==> flow/design.v <==
module adder_32b (a , b, cin, cout, sum);
  input [31:0] a, b;
  input cin;
  output cout;
  output [31:0] sum;
  assign {cout, sum} = a + b + cin;
endmodule
module alu (a, b, ctrl, y, zero);
  input signed [31:0] a, b;
  input [2:0] ctrl;
  output [31:0] y;
  output zero;
  assign y =  (ctrl == 3'b000) ? (a & b) :
              (ctrl == 3'b001) ? (a | b) : 
              (ctrl == 3'b010) ? (a + b) :
              (ctrl == 3'b110) ? (a - b) : ((a<b) ? 32'd1: 32'd0);
  assign zero = (y == 32'd0) ? 1'b1 : 1'b0;
endmodule
module alu_controller (alu_op, func, operation);
  input [1:0] alu_op;
  input [5:0] func;
  output [2:0] operation;
  reg [2:0] operation;
  always @(alu_op, func)
  begin
    operation = 3'b000;
    if (alu_op == 2'b00)         
      operation = 3'b010;
    else if (alu_op == 2'b01)    
      operation = 3'b110;
    else if (alu_op == 2'b10)
      begin
        case (func)
          6'b100000: operation = 3'b010;   
          6'b100011: operation = 3'b110;   
          6'b100100: operation = 3'b000;   
          6'b100101: operation = 3'b001;   
          6'b101010: operation = 3'b111;   
          default:   operation = 3'b000;
        endcase
      end
      else 
          operation = 3'b111;  
  end
endmodule
module controller 
( opcode, func, zero, reg_dst, mem_to_reg,
 reg_write, alu_src, mem_read, mem_write, pc_src,
  operation, jSel, wRsel, jalSel, pcSel
                  );
    input [5:0] opcode;
    input [5:0] func;
    input zero;
    output  reg_dst, mem_to_reg, reg_write, alu_src, 
            mem_read, mem_write, pc_src ,jSel,wRsel,jalSel,pcSel ;
    reg     reg_dst, mem_to_reg, reg_write, 
            alu_src, mem_read, mem_write, jSel,
            wRsel, jalSel, pcSel, temp; 
    output [2:0] operation;
    reg [1:0] alu_op;     
    reg branch;   
    alu_controller ALU_CTRL(alu_op, func, operation);
    always @(opcode)
    begin
      {reg_dst, alu_src, mem_to_reg, reg_write, mem_read, mem_write, branch, alu_op,jSel,wRsel,jalSel,pcSel} = 13'b0;
      case (opcode)
        6'b000000 : {reg_dst, reg_write, alu_op ,jSel,wRsel} = 6'b111011;   
        6'b100011 : {alu_src, mem_to_reg, reg_write, mem_read,jSel,wRsel} = 6'b111111; 
        6'b101011 : {alu_src, mem_write,jSel} = 3'b111;                                 
        6'b000100 : {branch, alu_op,jSel} = 4'b1011; 
        6'b001001: {reg_write, alu_src,jSel,wRsel} = 4'b1111; 
        6'b000010:  ; 
        6'b000011: {reg_write,jalSel} = 2'b11 ; 
        6'b000110: {jSel,pcSel} = 2'b11 ; 
        6'b001010: {reg_write,wRsel,alu_src,alu_op,jSel} = 6'b111111; 
      endcase
    end
    assign pc_src = branch & zero;
endmodule
module mux2to1_32b (i0, i1, sel, y);
  input [31:0] i0, i1;
  input sel;
  output [31:0] y;
  assign y = (sel==1'b1) ? i1 : i0;
endmodule
module mux2to1_5b (i0, i1, sel, y);
  input [4:0] i0, i1;
  input sel;
  output [4:0] y;
  assign y = (sel==1'b1) ? i1 : i0;
endmodule
module reg_32b (d_in, sclr, ld, clk, d_out);
  input [31:0] d_in;
  input sclr, ld, clk;
  output [31:0] d_out;
  reg [31:0] d_out;
  always @(posedge clk)
  begin
    if (sclr==1'b1)
      d_out <= 32'd0;
    else if (ld)
      d_out <= d_in;
  end
endmodule
module reg_file (wr_data, rd_reg1, rd_reg2, wr_reg, reg_write, rst, clk, rd_data1, rd_data2);
  input [31:0] wr_data;
  input [4:0] rd_reg1, rd_reg2, wr_reg;
  input reg_write, rst, clk;
  output [31:0] rd_data1, rd_data2;
  reg [31:0] register_file [0:31];
  integer i;
  assign rd_data1 = (rd_reg1 == 5'b0) ? 32'd0 : register_file[rd_reg1];
  assign rd_data2 = (rd_reg2 == 5'b0) ? 32'd0 : register_file[rd_reg2];
  always @(posedge clk)
    if (rst == 1'b1)
      for (i=0; i<32 ; i=i+1 )
        register_file[i] <= 32'd0;
    else if (reg_write == 1'b1)
      if(wr_reg != 5'd0)
        register_file[wr_reg] <= wr_data;
endmodule
module shl2 (d_in, d_out);
  input [31:0] d_in;
  output [31:0] d_out;
  assign d_out = d_in << 2;
endmodule
module shl2_26bit (d_in, d_out);
  input [25:0] d_in;
  output [27:0] d_out;
  assign d_out = {d_in  , 2'b0};
endmodule
module sign_ext (d_in, d_out);
  input [15:0] d_in;
  output [31:0] d_out;
  assign d_out = {{16{d_in[15]}}, d_in};
endmodule
module datapath ( clk, rst, inst_adr, inst, data_adr,
data_out, data_in ,regDst, mem_to_reg, alu_src,
 pc_src, alu_ctrl, reg_write,zero, jalSel, wRsel, jSel, pcSel
                 );
  input  clk, rst;
  input jalSel,wRsel,jSel,pcSel;
  output [31:0] inst_adr;
  input  [31:0] inst;
  output [31:0] data_adr;
  output [31:0] data_out;
  input  [31:0] data_in;
  input  regDst, mem_to_reg, alu_src, pc_src, reg_write;
  input  [2:0] alu_ctrl;
  output zero;
  wire [31:0] pc_out;
  wire cout_pc_adder;
  wire [31:0] pc_plus4;
  wire cout_pc_adder2;
  wire [31:0] read_data1, read_data2;
  wire [31:0] sgn_ext_out;
  wire [31:0] mux2_out;
  wire [31:0] alu_out;
  wire [31:0] adder2_out;
  wire [31:0] shl2_out;
  wire [31:0] mux3_out;
  wire [31:0] mux4_out;
  wire [4:0]  mux1_out;
  wire [4:0] mux5_out;
  wire [31:0] mux6_out;
  wire [31:0] mux7_out;
  wire [31:0] mux8_out;
  wire [27:0] outShl ;
  wire [31:0] jAdr ;
  reg_32b PC(mux8_out, rst, 1'b1, clk, pc_out);
  adder_32b ADDER_PC (pc_out , 32'd4, 1'b0, cout_pc_adder, pc_plus4);
  adder_32b ADDER2_PC(pc_plus4, shl2_out, 1'b0, cout_pc_adder2, adder2_out);
  mux2to1_32b MUX_6(pc_plus4, adder2_out, pc_src, mux3_out);
  shl2 SHL2(sgn_ext_out, shl2_out);
  mux2to1_32b MUX_7(mux3_out,read_data1, pcSel , mux7_out);
  shl2_26bit SHL2_26to28(inst[25:0], outShl);
  mux2to1_32b MUX_8(jAdr,mux7_out, jSel , mux8_out);
  mux2to1_5b MUX_1(inst[20:16], inst[15:11], regDst, mux1_out);
  mux2to1_5b MUX_2(mux1_out, 5'd31 , jalSel, mux5_out);
  mux2to1_32b MUX_3(pc_plus4, mux4_out, wRsel, mux6_out);
  reg_file  RF(mux6_out, inst[25:21], inst[20:16], mux5_out, reg_write, rst, clk, read_data1, read_data2);
  sign_ext SGN_EXT(inst[15:0], sgn_ext_out);
  mux2to1_32b MUX_5(read_data2, sgn_ext_out, alu_src, mux2_out);
  alu ALU(read_data1, mux2_out, alu_ctrl, alu_out, zero);
  mux2to1_32b MUX_4(alu_out, data_in, mem_to_reg, mux4_out);
  assign inst_adr = pc_out;
  assign data_adr = alu_out;
  assign data_out = read_data2;
  assign jAdr = {pc_plus4[31:28],outShl};
endmodule
module mips_single_cycle 
(rst, clk, inst_adr, inst, data_adr, data_in,
 data_out, mem_read, mem_write);
  input rst, clk;
  output [31:0] inst_adr;
  input  [31:0] inst;
  output [31:0] data_adr;
  input  [31:0] data_in;
  output [31:0] data_out;
  output mem_read, mem_write;
  wire reg_dst, mem_to_reg, alu_src,
   pc_src, reg_write, zero,jalSel,wRsel,jSel,pcSel;
  wire [2:0] alu_ctrl;
  datapath DP(  
    clk, rst, inst_adr, inst, data_adr,
    data_out, data_in ,reg_dst, mem_to_reg, alu_src, 
    pc_src, alu_ctrl, reg_write,
    zero, jalSel, wRsel, jSel, pcSel
            );
  controller CU(  
    inst[31:26], inst[5:0], zero, reg_dst,
     mem_to_reg, reg_write, alu_src,
      mem_read, mem_write, pc_src, alu_ctrl,
       jSel, wRsel, jalSel, pcSel
                );
endmodule
clock: 11.0 ns
lec_check: 0
cap_margin: 25
cell_pad_in_sites_detail_placement: 1
core_margin: 2
core_utilization: 62
gpl_routability_driven: 0
max_routing_layer: met4
place_density_lb_addon: 0.28
slew_margin: 20
run.sh (not shown) runs the stock make flow with config.mk's settings and CLKGATE_MAP_FILE=.
The starting point stopped in global routing.
Next try:
CAP_MARGIN = 20   (was 25)
CELL_PAD_IN_SITES_DETAIL_PLACEMENT = default   (was 1)
CORE_UTILIZATION = 61   (was 62)
GPL_ROUTABILITY_DRIVEN = default   (was 0)
PLACE_DENSITY_LB_ADDON = default   (was 0.28)
SETUP_SLACK_MARGIN = 1.57   (was default)
clock period = 5.99 ns   (was 11.0 ns; I/O delays follow)
Outcome:
- With this change the flow finished but failed the layout checks on negative setup slack
- area after synthesis stays the same
- die size went up by 1.6%
- synthesized cell count does not change
Next try:
CORE_UTILIZATION = 66   (was 61)
SETUP_SLACK_MARGIN = -0.45   (was 1.57)
Now the flow died in global routing on GRT-0232; die size falls by about 7.5%; synthesized cell count stays the same; synthesized area does not change.
Next try:
CORE_UTILIZATION = 61   (was 66)
SETUP_SLACK_MARGIN = -0.43   (was -0.45)
=> Now the flow reached the layout checks and failed them: negative setup slack; synthesized area stays the same; die area goes up by 8.1%; synthesized cell count stays the same.
Next try:
CORE_UTILIZATION = 66   (was 61)
SETUP_SLACK_MARGIN = -0.39   (was -0.43)
After rerunning: Now the flow stopped in global routing; die size falls by 7.5%; area after synthesis stays the same; synthesized cell count does not change.
Next try:
CORE_UTILIZATION = 40   (was 66)
MAX_ROUTING_LAYER = default   (was met4)
SETUP_SLACK_MARGIN = default   (was -0.39)
clock period = 11.0 ns   (was 5.99 ns; I/O delays follow)
The changed run completed without violations. Area after synthesis stays the same. Die size is higher by well over a third. Synthesized cell count stays the same.
